build 63:
// ARM
module ARM(
	input clk, rst,
	output [32 - 1:0] imem_addr,
	input [32 - 1:0] imem_data,
	output [32 - 1:0] dmem_addr,
	output [32 - 1:0] dmem_wdata,
	output dmem_read,
	output dmem_write,
	input [32 - 1:0] dmem_rdata,
	input dmem_ready
);
make LEC_CHECK=0 CAP_MARGIN=20 CELL_PAD_IN_SITES_GLOBAL_PLACEMENT=3 CORE_MARGIN=3 CORE_UTILIZATION=26 CTS_CLUSTER_DIAMETER=56 HOLD_SLACK_MARGIN=0.26 MAX_ROUTING_LAYER=met4 PLACE_DENSITY=0.52 SETUP_SLACK_MARGIN=-0.52 SLEW_MARGIN=5 finish   # period 12.9 ns
run.sh (not shown) runs the stock make flow with config.mk's settings and CLKGATE_MAP_FILE=.
Although build 63 finished all stages, its layout failed final checks on negative setup slack.
Edits applied to the flow inputs when going from build 63 to build 72:
Settings: a change of SETUP_SLACK_MARGIN from -0.52 to -1.02; a change of CORE_UTILIZATION from 26 to 50; a deleted CELL_PAD_IN_SITES_GLOBAL_PLACEMENT that had been 3; an added TNS_END_PERCENT of 40; a deleted HOLD_SLACK_MARGIN that had been 0.26; a deleted MAX_ROUTING_LAYER that had been met4; a deleted CTS_CLUSTER_DIAMETER that had been 56; a deleted PLACE_DENSITY that had been 0.52; a change of SLEW_MARGIN from 5 to 20; a change of CORE_MARGIN from 3 to 2; a change of the clock period (ns, I/O delays scaled along) from 12.9 to 11.0.
## What came out
The flow for build 63 finished, though final verification flagged negative setup slack. Build 72: all stages done; final checks FAILED (negative setup slack). Cmp build 63 and build 72 / final non-filler cell area / higher: build 63. Power: build 72 draws more than build 63. Relative to build 63, the proportion of power drawn by combinational gates of build 72 is higher by 1.2 points. Number of clock buffers in the layout shrinks by more than a quarter when moving from build 63 to build 72. [compare] base=build 63 new=build 72: final weighted congestion of routability-driven global placement went up by about 12%; actual slew at the worst max-slew pin lower; first-pass GRT wire length went down 81 mm; cell count went down about 14%; clock power now smaller.
Inputs modified between build 72 and build 71:
Settings: CORE_UTILIZATION changed from 50 to 72; TNS_END_PERCENT removed (was 40); ABC_AREA newly set to 1; CTS_CLUSTER_SIZE newly set to 31; SETUP_SLACK_MARGIN removed (was -1.02); CTS_CLUSTER_DIAMETER newly set to 199; the clock period (ns, I/O delays scaled along) changed from 11.0 to 9.65.
Notes after the runs:
Summary of the comparison: number of levels the H-tree was split into is lower in build 71, relative to build 72. Build 71: GRT-0232 in global routing -> run aborted. Delta(die width, build 71 - build 72) < 0. Total clock buffers created by CTS is lower on build 71. The adder and majority gate portion of the synthesized area of build 72 and that of build 71 are within noise of each other. Build 71 ended with less vertical die size than build 72.
For build 50, these inputs were changed with respect to build 71:
Settings: setting SETUP_SLACK_MARGIN to 2.75 for the first time; removing CTS_CLUSTER_SIZE (formerly 31); removing ABC_AREA (formerly 1); removing CTS_CLUSTER_DIAMETER (formerly 199); changing CORE_UTILIZATION from 72 to 50; changing the clock period (ns, I/O delays scaled along) from 9.65 to 11.0.
[summary]
Build 50: it failed with a tool error in global routing, so there are no final results. Post-DP HPWL for build 50 is higher than for build 71. Build 50 vs build 71, synthesized cell count went down by about 17%. Taking build 71 as the reference, in build 50 register share after synthesis now sits higher, total die area now sits higher. Higher simple-gate area share of the yosys netlist goes to build 71 over build 50. Comparing worst setup timing slack at the placement stage for build 71 and build 50, the smaller number came from build 50. Re synthesized chip area reported by yosys: build 50 is about 1.3% down on build 71.

---

run A:
Starting RTL as in the previous note.
make LEC_CHECK=0 CAP_MARGIN=20 CELL_PAD_IN_SITES_GLOBAL_PLACEMENT=0 CORE_MARGIN=2 CORE_UTILIZATION=61 CTS_CLUSTER_DIAMETER=51 MAX_ROUTING_LAYER=met4 PLACE_DENSITY_LB_ADDON=0.1 SETUP_SLACK_MARGIN=5.0 SLEW_MARGIN=20 TNS_END_PERCENT=5 finish   # period 19.2 ns
What ended run A was a tool error in global routing (5_1_grt); the run never finished.
--- input diff run A..run B ---
Settings: swapping 61 for 57 in CORE_UTILIZATION; swapping 51 for 380 in CTS_CLUSTER_DIAMETER; putting CTS_CLUSTER_SIZE at 15 where nothing was set; swapping 5.0 for -0.52 in SETUP_SLACK_MARGIN; clearing MAX_ROUTING_LAYER, which used to be met4; swapping 19.2 for 15.4 in the clock period (ns, I/O delays scaled along).
==> results <==
- Run B completed end to end; final checks failed (negative setup slack).
- | horizontal die dimension | higher: run B |
- Diff run A..run B | count of port buffers added during placement | unchanged
- Higher floorplan core density among run B and run A: run A
- Taking run A as the reference, in run B number of buffers inserted to repair setup after CTS -33; area after synthesis ~0 delta; estimated wirelength of the detail-placed design +12000 µm; area after detailed placement +about 6.4%.
Setup changes, run B to run C
Settings: a deleted CTS_CLUSTER_SIZE that had been 15; a change of CORE_UTILIZATION from 57 to 55; a change of the clock period (ns, I/O delays scaled along) from 15.4 to 18.7.
Findings:
Completing all stages was not enough for run C: its layout failed the final checks because of negative setup slack.
Run C vs. run B: full die area up about 3.6%, synthesis-to-finish area growth down 6.3 points.
Relative to run B, number of cells on the critical path has increased by about 3.2% in run C.
Run C ends up with a cell resize tally after clock tree synthesis that is 57 lower than in run B.
Changes observed in run C relative to run B: arrival time of data at the critical path endpoint picked up an extra 1040 ps, largest fanout on the critical path picked up an extra 4, static leakage power lost 2.3 nW, transition time of the tightest slew-check pin lost 54 ps, share of total power in the clock network picked up an extra 3.1 points.
### run C -> run D
Settings: SETUP_SLACK_MARGIN: -0.52 -> 3.12; the clock period (ns, I/O delays scaled along): 18.7 -> 11.2.
[summary]
In the summary table, run D is marked failed, with error GRT-0232 raised in global routing (5_1_grt). Number of placed instances with taps included up 719 in run D wrt run C. On number of cells upsized or downsized after cts: between run D and run C, it ends up higher for run D. As far as chip area in the Yosys report goes, run D and run C are indistinguishable; the numbers are identical. Number of buffers inserted by post-CTS setup repair: run D > run C. The routability congestion estimate from global placement in run D was higher than what run C gave. Run D -> run C: synthesized cell count delta 0, exact match. Net count after synthesis: run C vs run D identical. The area after detailed placement in run D was higher than what run C gave. As far as placement row count goes, run D and run C are indistinguishable; the numbers are identical.
--- input diff run D..run E ---
Settings: CORE_UTILIZATION: 55 -> 72; CTS_CLUSTER_SIZE: unset -> 31; SETUP_SLACK_MARGIN: 3.12 -> unset; PLACE_DENSITY_LB_ADDON: 0.1 -> unset; CELL_PAD_IN_SITES_GLOBAL_PLACEMENT: 0 -> unset; CTS_CLUSTER_DIAMETER: 380 -> unset; TNS_END_PERCENT: 5 -> unset; the clock period (ns, I/O delays scaled along): 11.2 -> 13.9.
Notes after the runs:
Status(run E) = ERROR, stage = global routing (5_1_grt). On summed standard-cell area reported by yosys, run D tracks run E almost exactly. TritonCTS buffer count: run D vs run E identical. Going from run D to run E, the die area was shrunk. Taking run D as the reference, in run E number of port buffers shows no meaningful change; die extent in y shows a reduction of 12%; horizontal die size shows a reduction of 12%. Comparing run E against run D, there is no change at all in cell total in the yosys stat output. Of run E and run D, the run reporting the higher total instance count after detailed placement was run D. Reported for run E and run D, post-synthesis compound-gate area fraction turned out identical to the last digit. Across both runs, effective utilization at floorplan was higher for run E than for run D. Run E ends up with lower placeable core area than run D does.
Input-level comparison between run F and run E:
Settings: a deleted CTS_CLUSTER_SIZE that had been 31; a change of CORE_UTILIZATION from 72 to 40; a change of the clock period (ns, I/O delays scaled along) from 13.9 to 24.5.
==> results <==
- Across run E and run F, a clean result was obtained everywhere but in run E.
- Any difference in register share after synthesis between run E and run F is small enough to ignore.
- Looking only at area after detailed placement, and setting everything else aside, the lower value of run E and run F goes to run F.
- In the flow results for run E and run F, the pre-placement core utilization is larger on run E.
- Relative to run E, chip height has increased by 34% in run F.
- Between run E and run F, the flow reports die area increasing by more than half.
- Run E → run F: HPWL after detailed placement up about 9%, width of the die picked up an extra 34%, placer's final routability congestion estimate decreased by 0.41 relative to the old numbers, number of enable-type register cells in the synthesized netlist held.
- The higher post-cts gate resize count came out of run E.
- Between run F and run E, the area of the mapped netlist does not differ in any meaningful way.
Power is estimated from default activity; no workload was simulated.
